Setup of lagoon:
==> flow/design.v (excerpt) <==
module seq_mult(d, done, clk, a, b, go, reset);
  parameter n=32, log2n=5;
  output [2*n-1:0] d;
  output reg done;
	input clk;
	input [n-1:0] a, b;
	input go, reset;
	reg c;
	reg [n-1:0] p, q, m;
	reg [log2n:0]count;
	reg [n:0] sum;
	reg [log2n:0] count_n;
	always @(posedge clk, posedge reset)
		if(reset == 1) begin
			done <= 0;
		end
    else if(reset == 0) begin
			if(go) begin
				c <= 0;
        p <= 0;
				q <= a;
				m <= b;
				done <= 0;
				count <= n;
      end
			else if (!done) begin
				if (q[0] == 0) begin
					sum = 0 + p; 
				end
				else begin
					sum = m + p; 
				end
				{c,p,q} <= {sum,q} >> 1;
				count_n = count - 1;
				count <= count_n;
				if (count_n == 0) begin
					done <= 1;
				end
			end
		end
	assign d = {p,q};
endmodule
Size in the first run: about 870 cells after synthesis, about 100 flip-flops, roughly 130 I/O pins, ~6600 sq um of cells after synthesis.
make LEC_CHECK=0 ABC_AREA=1 CAP_MARGIN=10 CORE_MARGIN=2 CORE_UTILIZATION=72 GPL_TIMING_DRIVEN=1 MAX_ROUTING_LAYER=met5 MIN_ROUTING_LAYER=met1 PLACE_DENSITY=0.64 SETUP_SLACK_MARGIN=-0.06 SLEW_MARGIN=25 TNS_END_PERCENT=95 finish   # period 2.22 ns
run.sh (not shown) runs the stock make flow with config.mk's settings and CLKGATE_MAP_FILE=.
lagoon did not run to completion, as it errored out during global routing.
> inputs changed (lagoon -> violet)
# lagoon
export LEC_CHECK = 0
export ABC_AREA = 1
export CAP_MARGIN = 10
export CORE_MARGIN = 2
export CORE_UTILIZATION = 72
export GPL_TIMING_DRIVEN = 1
export MAX_ROUTING_LAYER = met5
export MIN_ROUTING_LAYER = met1
export PLACE_DENSITY = 0.64
export SETUP_SLACK_MARGIN = -0.06
export SLEW_MARGIN = 25
export TNS_END_PERCENT = 95
create_clock -name core_clock -period 2.22 [get_ports {clk}]
# violet
export LEC_CHECK = 0
export CAP_MARGIN = 20
export CORE_MARGIN = 2
export CORE_UTILIZATION = 40
export PLACE_DENSITY = 0.6
export SLEW_MARGIN = 20
create_clock -name core_clock -period 2.94 [get_ports {clk}]
[summary]
violet: flow completed, timing, DRC and antenna clean
Changes observed in violet relative to lagoon: area figure in the yosys stat output now smaller, share of synthesized cell area in and, or, nand and nor gates decreased 19 points, number of resized instances in the post-cts repair step shrank by 4.
Looking at synthesized netlist net count, violet sits 39% below lagoon.
lagoon → violet: worst slack at placement rose by 0.23 ns, share of synthesized area spent on multiplexers rose by 7.7 points, post-synthesis cell area fell by about 11%, number of cells in the yosys synthesis report fell by 375, count of cell types in the netlist rose by about 110%.
Area share of fa/ha/maj cells after synthesis in violet vs lagoon: up 0.81 points
Comparing lagoon against violet, there is no change at all in fraction of synthesis flops using an asynchronous set or reset pin.
Edits applied to the flow inputs when going from violet to cedar:
# violet
export LEC_CHECK = 0
export CAP_MARGIN = 20
export CORE_MARGIN = 2
export CORE_UTILIZATION = 40
export PLACE_DENSITY = 0.6
export SLEW_MARGIN = 20
create_clock -name core_clock -period 2.94 [get_ports {clk}]
# cedar
export LEC_CHECK = 0
export ABC_AREA = 1
export CAP_MARGIN = 20
export CORE_MARGIN = 2
export CORE_UTILIZATION = 40
export PLACE_DENSITY_LB_ADDON = 0.15
export SLEW_MARGIN = 20
create_clock -name core_clock -period 3.3 [get_ports {clk}]
[summary]
The final worst-path cycle share of cedar falls short of that of violet by 24 points. Main kind of combinational logic by area = AND-OR/OR-AND gates: violet; main kind of combinational logic by area = simple AND/OR/NAND/NOR gates: cedar. Looking at library cell contributing the largest single delay on the critical path, the edfxtp_1 result is from violet; the fa_1 one comes from cedar. Going from violet to cedar, minimum period implied by the final worst setup slack shrinks by 0.46 ns. Going from violet to cedar, signed area change from the synthesized netlist to the final layout shrinks by 4.1 points.
